wip/tundra:
## chipmunk
module chipmunk
	#(parameter addrSize = 12)
	(input clk,
	 input reset,
	 input [addrSize-1:0] startPC,
	 input [7:0] dataBus,
	 output [7:0] dataBusWrite,
	 output reg [addrSize-1:0] addrBus,
	 output weMem,
	 output done);
==> flow/config.mk <==
export PLATFORM = sky130hd
export DESIGN_NAME = chipmunk
export DESIGN_NICKNAME = chipmunk
export VERILOG_FILES = /design/flow/design.v
export SDC_FILE = /design/flow/constraint.sdc
export NUM_CORES = 4
export LEC_CHECK = 0
export ABC_AREA = 1
export CAP_MARGIN = 20
export CORE_MARGIN = 2
export CORE_UTILIZATION = 24
export CTS_CLUSTER_DIAMETER = 44
export CTS_CLUSTER_SIZE = 73
export HOLD_SLACK_MARGIN = 0.3
export MAX_ROUTING_LAYER = met4
export PLACE_DENSITY = 0.4
export SETUP_SLACK_MARGIN = 1.11
export SLEW_MARGIN = 40
==> flow/constraint.sdc <==
create_clock -name core_clock -period 5.09 [get_ports {clk}]
set_input_delay 1.0180 -clock core_clock [delete_from_list [all_inputs] [get_ports {clk}]]
set_output_delay 1.0180 -clock core_clock [all_outputs]
set_load 0.01 [all_outputs]
run.sh (not shown) runs the stock make flow with config.mk's settings and CLKGATE_MAP_FILE=.
The following lists how wip/harbor was set up differently from wip/tundra:
Settings: CORE_UTILIZATION: 24 -> 68; ABC_AREA: 1 -> unset; CTS_CLUSTER_SIZE: 73 -> unset; MAX_ROUTING_LAYER: met4 -> unset; SLEW_MARGIN: 40 -> 20; PLACE_DENSITY: 0.4 -> unset; SETUP_SLACK_MARGIN: 1.11 -> unset; CTS_CLUSTER_DIAMETER: 44 -> unset; HOLD_SLACK_MARGIN: 0.3 -> unset; the clock period (ns, I/O delays scaled along): 5.09 -> 5.97.
Notes after the runs:
Total global-route track usage on wip/harbor is up relative to wip/tundra. wip/harbor leaves less setup margin than wip/tundra. wip/harbor went all the way through the flow, and no timing, DRC or antenna check failed. Going from wip/tundra to wip/harbor, the worst hold slack was found to have gone up by 0.012 ns.
Modified inputs, wip/sierra compared to wip/harbor
Settings: swapping 68 for 65 in CORE_UTILIZATION; putting CTS_CLUSTER_SIZE at 73 where nothing was set; putting ABC_AREA at 1 where nothing was set; swapping 5.97 for 3.68 in the clock period (ns, I/O delays scaled along).
Results
wip/harbor went all the way through synthesis, placement and routing and the layout is clean on timing, DRC and antenna. Completing all stages was not enough for wip/sierra: its layout failed the final checks because of negative setup slack. Diff wip/harbor -> wip/sierra: wire length on met1 climbed 640 µm, sequential share of layout area dropped 1.2 points. wip/harbor -> wip/sierra: flop count delta 0, exact match. wip/sierra ends up with a filler cell count that is 15 lower than in wip/harbor. End point of the critical path = dataBusWrite[7]: wip/harbor; end point of the critical path = cFlagReg: wip/sierra. Total detailed-routing wirelength, wip/sierra vs wip/harbor: up by more than 10%. Changes observed in wip/sierra relative to wip/harbor: part of the power in combinational logic rose by 4.8 points, full die area increased 160 µm². Relative to wip/harbor, the global-route usage of wip/sierra is higher by 6.4 points. When wip/sierra is set beside wip/harbor, its clock network power consumption turns out to be about 60% larger. Total power after layout (wip/sierra / wip/harbor): 1.8. Portion of the clock cycle consumed by the worst path in the final layout in wip/sierra is 15 points higher than in wip/harbor.
Relative to wip/sierra, the following input files were edited for wip/ember:
Settings: a deleted ABC_AREA that had been 1; an added TNS_END_PERCENT of 20; a deleted CTS_CLUSTER_SIZE that had been 73; a change of CORE_UTILIZATION from 65 to 72; a change of the clock period (ns, I/O delays scaled along) from 3.68 to 4.53.
==> comparison <==
The final layout from wip/ember, which completed every stage, passed the timing, DRC and antenna checks at the end of the flow. Looking at maximum vdd ir drop across wip/ember and wip/sierra, the one that comes out lower is wip/sierra. The run with more routed wire is wip/sierra, not wip/ember. Sequential share of cell area: wip/sierra vs wip/ember, no meaningful difference. Per the comparison of wip/ember with wip/sierra, number of gates given a new drive strength after cts went down; final cell area excluding filler cells did not really move.
## Diff of input files: wip/zinc against wip/ember
Settings: a deleted TNS_END_PERCENT that had been 20; a change of CORE_UTILIZATION from 72 to 68; a change of the clock period (ns, I/O delays scaled along) from 4.53 to 4.33.
Results
Out of wip/zinc and wip/ember, the only run to close with the timing, DRC and antenna checks passing was wip/ember.
wip/zinc: vertical die dimension about 2.8% above wip/ember
Re first-pass GRT wire length: wip/zinc and wip/ember aren't equal, and the lower value belongs to wip/ember.
Run comparison: wip/ember top routing layer in use met5; wip/zinc top routing layer in use met4
wip/ember consumes less power than wip/zinc.

Starting RTL as in the previous note.
==> flow/design.v (excerpt) <==
module chipmunk
	#(parameter addrSize = 12)
	(input clk,
	 input reset,
	 input [addrSize-1:0] startPC,
	 input [7:0] dataBus,
	 output [7:0] dataBusWrite,
	 output reg [addrSize-1:0] addrBus,
	 output weMem,
	 output done);
make LEC_CHECK=0 CAP_MARGIN=20 CORE_MARGIN=2 CORE_UTILIZATION=65 SLEW_MARGIN=20 finish   # period 3.95 ns
The first run ran to the end with violations: setup timing.
Next try:
ABC_AREA = 1   (was not set)
CORE_UTILIZATION = 68   (was 65)
PLACE_DENSITY = 0.36   (was not set)
clock period = 4.17 ns   (was 3.95 ns; I/O delays follow)
Effect: With this change the flow finished with timing, DRC and antenna clean; register-to-register slack improved by 0.60 ns; area after synthesis drops by about 3.4%; setup slack improved by 0.49 ns; final area drops by 9.9%.
Next try:
ABC_AREA = not set   (was 1)
CORE_UTILIZATION = 65   (was 68)
PLACE_DENSITY = not set   (was 0.36)
clock period = 3.87 ns   (was 4.17 ns; I/O delays follow)
Result:
- Now the flow completed and failed the layout checks on setup timing
- clock power stays flat
- cell area grows by about a fifth
- synthesized area is higher by a few percent
- flip-flop count is unchanged
Next try:
ABC_AREA = 1   (was not set)
CORE_UTILIZATION = 67   (was 65)
CTS_CLUSTER_SIZE = 73   (was not set)
The changed run completed with no timing, DRC or antenna violations.
Clock skew stays flat.
Count of clock-buffer cells in the layout decreases by 1.
Critical path depth decreases by 4.
Wire length went down by 4.7%.

Setup of build 36:
Starting RTL as in the previous note.
// chipmunk
module chipmunk
	#(parameter addrSize = 12)
	(input clk,
	 input reset,
	 input [addrSize-1:0] startPC,
	 input [7:0] dataBus,
	 output [7:0] dataBusWrite,
	 output reg [addrSize-1:0] addrBus,
	 output weMem,
	 output done);
Settings: LEC_CHECK=0, ABC_AREA=1, CAP_MARGIN=20, CORE_MARGIN=2, CORE_UTILIZATION=72, CTS_CLUSTER_SIZE=73, SETUP_SLACK_MARGIN=-0.3, SLEW_MARGIN=20; clock period 3.21 ns.
For build 36, the flow was terminated by a tool error in 5_1_grt and produced no final design.
The inputs of build 56 differ from those of build 36 as listed below.
# build 36
export LEC_CHECK = 0
export ABC_AREA = 1
export CAP_MARGIN = 20
export CORE_MARGIN = 2
export CORE_UTILIZATION = 72
export CTS_CLUSTER_SIZE = 73
export SETUP_SLACK_MARGIN = -0.3
export SLEW_MARGIN = 20
create_clock -name core_clock -period 3.21 [get_ports {clk}]
# build 56
export LEC_CHECK = 0
export ABC_AREA = 1
export CAP_MARGIN = 20
export CORE_MARGIN = 2
export CORE_UTILIZATION = 64
export SLEW_MARGIN = 20
create_clock -name core_clock -period 4.34 [get_ports {clk}]
## What came out
- Out of build 36 and build 56, the only run to close with the timing, DRC and antenna checks passing was build 56.
- Looking at cell count after placement, build 56 sits 5.1% below build 36.
- As far as number of library cell types mapped by synthesis is concerned, build 56 and build 36 perform about the same.
- Reported for build 36 and build 56, chip area estimate from yosys synthesis turned out identical to the last digit.
- Routability congestion estimate from global placement (build 56 / build 36): 0.800
- Between build 56 and build 36, it is build 56 whose die size is higher, by about 12%.
- From build 36 to build 56, count of instantiated cells in the yosys netlist did not move at all.
- Per the comparison of build 56 with build 36, number of hold buffers added after CTS neither gained nor lost much; post-place setup slack picked up an extra 0.76 ns.
Inputs modified between build 56 and build 5:
# build 56
export LEC_CHECK = 0
export ABC_AREA = 1
export CAP_MARGIN = 20
export CORE_MARGIN = 2
export CORE_UTILIZATION = 64
export SLEW_MARGIN = 20
create_clock -name core_clock -period 4.34 [get_ports {clk}]
# build 5
export LEC_CHECK = 0
export CAP_MARGIN = 20
export CORE_MARGIN = 2
export CORE_UTILIZATION = 40
export SETUP_SLACK_MARGIN = 1.34
export SLEW_MARGIN = 20
create_clock -name core_clock -period 4.69 [get_ports {clk}]
==> results <==
Maximum number of pins on one net before global-route repair: build 5 vs build 56 up 7
Relative to build 56, the design area measured on build 5 has increased by more than 10%.
Build 5 vs. build 56: die boundary width saw an increase, sum of routed wire length over all layers picked up an extra 3.2%.
Per the comparison of build 5 with build 56, combined global-route utilization of all metal layers -17 points, number of multi-input logic gates dropped 12%, non-clock buffer count now larger, number of nets in the layout went down, net switching fraction of the power lost 4.8 points.
A largest combinational cell category by area of simple AND/OR/NAND/NOR gates is what build 56 shows, while AND-OR/OR-AND gates belongs to build 5.
diff inputs: build 5 => build 21
# build 5
export LEC_CHECK = 0
export CAP_MARGIN = 20
export CORE_MARGIN = 2
export CORE_UTILIZATION = 40
export SETUP_SLACK_MARGIN = 1.34
export SLEW_MARGIN = 20
create_clock -name core_clock -period 4.69 [get_ports {clk}]
# build 21
export LEC_CHECK = 0
export CAP_MARGIN = 20
export CELL_PAD_IN_SITES_GLOBAL_PLACEMENT = 3
export CORE_MARGIN = 2
export CORE_UTILIZATION = 40
export GPL_ROUTABILITY_DRIVEN = 0
export SLEW_MARGIN = 20
create_clock -name core_clock -period 5.0 [get_ports {clk}]
## What came out
- Build 21: flow completed, timing, DRC and antenna clean
- Build 21 -> build 5: number of diodes added for antenna fixing delta 0, exact match
- [compare] base=build 5 new=build 21: cell leakage power fell about 10%, per-cell routed wire length rose 8.6%, post-route worst setup slack rose 0.051 ns, final critical-path required period rose 0.26 ns.
- Going from build 5 to build 21, first-pass GRT wire length rose 3.9%, portion of total power attributed to the clock network rose 1.2 points, peak ir drop on the vdd network fell about 26%, total wirelength of the detailed-routed design rose about 5%.
- Delta (build 21 minus build 5): count of non-CTS buffers in the layout now smaller; overall power consumption now smaller.
Setup changes, build 21 to build 76
# build 21
export LEC_CHECK = 0
export CAP_MARGIN = 20
export CELL_PAD_IN_SITES_GLOBAL_PLACEMENT = 3
export CORE_MARGIN = 2
export CORE_UTILIZATION = 40
export GPL_ROUTABILITY_DRIVEN = 0
export SLEW_MARGIN = 20
create_clock -name core_clock -period 5.0 [get_ports {clk}]
# build 76
export LEC_CHECK = 0
export ABC_AREA = 1
export CAP_MARGIN = 20
export CORE_MARGIN = 2
export CORE_UTILIZATION = 54
export CTS_CLUSTER_DIAMETER = 262
export CTS_CLUSTER_SIZE = 97
export PLACE_DENSITY_LB_ADDON = 0.04
export SLEW_MARGIN = 20
export TNS_END_PERCENT = 15
create_clock -name core_clock -period 5.0 [get_ports {clk}]
Notes after the runs:
Build 21 → build 76: post-placement cell count higher; post-placement cell area shrank by 620 µm².
Share of the clock period used by the worst path after layout down 0.61 points in build 76 wrt build 21
Measured against build 76, the worst vdd rail ir drop of build 21 comes out at 0.877 times the reference value.
Looking only at effective utilization at floorplan, and setting everything else aside, the higher value of build 76 and build 21 goes to build 76.
Delta (build 76 minus build 21): clock network power share moved down, routed wire length moved down.
Summary: with build 21 as the reference, first-iteration DRC count in build 76 moved up by more than a quarter.
Routed wire length per instance: build 76 and build 21 compared, higher one is build 21

Setup of try-violet:
chipmunk again, from the RTL that the note above started with.
Settings: LEC_CHECK=0, CAP_MARGIN=20, CELL_PAD_IN_SITES_DETAIL_PLACEMENT=2, CORE_ASPECT_RATIO=0.55, CORE_MARGIN=2, CORE_UTILIZATION=42, CTS_CLUSTER_SIZE=51, GPL_ROUTABILITY_DRIVEN=1, HOLD_SLACK_MARGIN=-0.05, MAX_ROUTING_LAYER=met4, MIN_ROUTING_LAYER=met1, SETUP_SLACK_MARGIN=0.66, SLEW_MARGIN=40, TNS_END_PERCENT=45; clock period 2.98 ns.
What ended try-violet was a tool error in 3_5_place_dp; the run never finished.
> inputs changed (try-violet -> try-cedar)
--- a/flow/config.mk
+++ b/flow/config.mk
@@ -6,9 +6,10 @@
 export NUM_CORES = 4
 export LEC_CHECK = 0
-export CAP_MARGIN = 20
+export CAP_MARGIN = 15
 export CELL_PAD_IN_SITES_DETAIL_PLACEMENT = 2
 export CORE_ASPECT_RATIO = 0.55
 export CORE_MARGIN = 2
-export CORE_UTILIZATION = 42
+export CORE_UTILIZATION = 67
+export CTS_CLUSTER_DIAMETER = 286
 export CTS_CLUSTER_SIZE = 51
 export GPL_ROUTABILITY_DRIVEN = 1
@@ -17,4 +18,4 @@
 export MIN_ROUTING_LAYER = met1
 export SETUP_SLACK_MARGIN = 0.66
-export SLEW_MARGIN = 40
+export SLEW_MARGIN = 15
 export TNS_END_PERCENT = 45
==> comparison <==
Changes observed in try-cedar relative to try-violet: yosys cell count shows no meaningful change; final estimated routing congestion in global placement grew by about 12%; yosys stat chip area roughly the same.
Floorplan check, try-cedar vs try-violet: die outline smaller in try-cedar
Die width (higher): try-violet
Between try-cedar and try-violet, the synthesized-area fraction occupied by and/or/nand/nor cells figures differ only marginally.
Area share of xor/xnor cells in the synthesized design: try-violet vs try-cedar identical
Number of different library cells in the post-synthesis netlist came out exactly the same in try-cedar and try-violet.
On area of the core region, the higher figure sits with try-violet, not try-cedar.
try-cedar: DPL-0033 in 3_5_place_dp -> run aborted
Changes in try-indigo relative to try-cedar:
==> flow/config.mk <==
export PLATFORM = sky130hd
export DESIGN_NAME = chipmunk
export DESIGN_NICKNAME = chipmunk
export VERILOG_FILES = /design/flow/design.v
export SDC_FILE = /design/flow/constraint.sdc
export NUM_CORES = 4
export LEC_CHECK = 0
export CAP_MARGIN = 20
export CORE_MARGIN = 2
export CORE_UTILIZATION = 33
export SLEW_MARGIN = 20
==> flow/constraint.sdc <==
create_clock -name core_clock -period 4.69 [get_ports {clk}]
set_input_delay 0.9380 -clock core_clock [delete_from_list [all_inputs] [get_ports {clk}]]
set_output_delay 0.9380 -clock core_clock [all_outputs]
set_load 0.01 [all_outputs]
### Flow results
Having completed the whole flow, try-indigo delivered a layout that passed the timing, DRC and antenna checks. try-cedar and try-indigo ended up with nearly the same portion of netlist area occupied by mux cells. Number of standard-cell rows in the floorplan was lower in try-cedar than in try-indigo. Last weighted congestion value of the routability-driven placer down 14% in try-indigo wrt try-cedar. Die: try-indigo bigger than try-cedar.
> inputs changed (try-indigo -> try-nickel)
--- a/flow/config.mk
+++ b/flow/config.mk
@@ -8,4 +8,6 @@
 export CAP_MARGIN = 20
 export CORE_MARGIN = 2
-export CORE_UTILIZATION = 33
+export CORE_UTILIZATION = 68
+export CTS_CLUSTER_DIAMETER = 356
+export CTS_CLUSTER_SIZE = 32
 export SLEW_MARGIN = 20
==> flow/constraint.sdc <==
create_clock -name core_clock -period 3.72 [get_ports {clk}]
set_input_delay 0.7440 -clock core_clock [delete_from_list [all_inputs] [get_ports {clk}]]
set_output_delay 0.7440 -clock core_clock [all_outputs]
set_load 0.01 [all_outputs]
==> results <==
Nothing crashed in try-nickel and all stages finished; the problem is that the final layout failed, the offending checks being negative setup slack.
Combinational cell area excluding buffers and inverters (lower): try-indigo
On chip footprint, try-indigo loses to try-nickel.
Compared with try-indigo, in try-nickel utilization rose 50 points, minimum clock period after layout grew by 0.17 ns.
On try-nickel: clock network fraction of total power is 3.4 points lower than what try-indigo gave.
try-nickel -> try-indigo: number of stages on the worst hold path delta 0, exact match
try-nickel vs try-indigo — maximum frequency dropped about 3.7%.
Looking at worst path required time, try-nickel sits 0.96 ns lower than try-indigo does.
Compared with try-indigo, design area in try-nickel increased by more than 10%.
## Diff of input files: try-yarrow against try-nickel
--- a/flow/config.mk
+++ b/flow/config.mk
@@ -8,6 +8,4 @@
 export CAP_MARGIN = 20
 export CORE_MARGIN = 2
-export CORE_UTILIZATION = 68
-export CTS_CLUSTER_DIAMETER = 356
-export CTS_CLUSTER_SIZE = 32
+export CORE_UTILIZATION = 40
 export SLEW_MARGIN = 20
==> flow/constraint.sdc <==
create_clock -name core_clock -period 4.69 [get_ports {clk}]
set_input_delay 0.9380 -clock core_clock [delete_from_list [all_inputs] [get_ports {clk}]]
set_output_delay 0.9380 -clock core_clock [all_outputs]
set_load 0.01 [all_outputs]
==> comparison <==
- try-yarrow completed; timing, DRC and antenna clean
- Diff try-yarrow and try-nickel: die size lower in try-nickel
- try-yarrow gives less sequential-cell power consumption than try-nickel did.
- Sort try-yarrow and try-nickel by die extent in x asc -> top: try-nickel
- | critical path depth | higher: try-nickel |
- Summary of the comparison: floorplan die height is higher in try-yarrow, relative to try-nickel.
- NOTE: global-route usage in try-yarrow falls short of that of try-nickel
- Comparing try-yarrow and try-nickel, filler-free cell count of the finished design is higher on try-yarrow.
- The run showing the greater count of plain and timing-repair buffers in the layout is try-nickel.
- Final cell area: try-yarrow below try-nickel
- Between try-yarrow and try-nickel, it is try-yarrow whose total power is lower, by 33%.
- Multi-input combinational cell count: try-nickel vs try-yarrow identical
diff inputs: try-yarrow => try-sierra
--- a/flow/config.mk
+++ b/flow/config.mk
@@ -8,4 +8,5 @@
 export CAP_MARGIN = 20
 export CORE_MARGIN = 2
-export CORE_UTILIZATION = 40
+export CORE_UTILIZATION = 60
+export SETUP_SLACK_MARGIN = 1.05
 export SLEW_MARGIN = 20
==> flow/constraint.sdc <==
create_clock -name core_clock -period 3.84 [get_ports {clk}]
set_input_delay 0.7680 -clock core_clock [delete_from_list [all_inputs] [get_ports {clk}]]
set_output_delay 0.7680 -clock core_clock [all_outputs]
set_load 0.01 [all_outputs]
==> comparison <==
try-sierra vs try-yarrow on non-clock buffer count: try-sierra is the higher one. [try-sierra] setup fix buffers added after clock tree synthesis rose 52 relative to try-yarrow. The global-route usage reported for try-sierra is greater than that of try-yarrow by 18 points. Switching part of the total power | try-sierra above try-yarrow. Summary — worst setup slack, try-sierra relative to try-yarrow: lower, by 0.86 ns. Compared with try-yarrow, try-sierra shows a core utilization that is 36 points higher. try-sierra completed end to end; final checks failed (negative setup slack). Taking try-yarrow as the reference, in try-sierra floorplan core area fell by 8300 µm², power rose by 1400 µW. Looking at half-perimeter wire length after placement across try-sierra and try-yarrow, the one that comes out lower is try-yarrow.
No activity file was given, so power comes from the tool's default toggle rates.
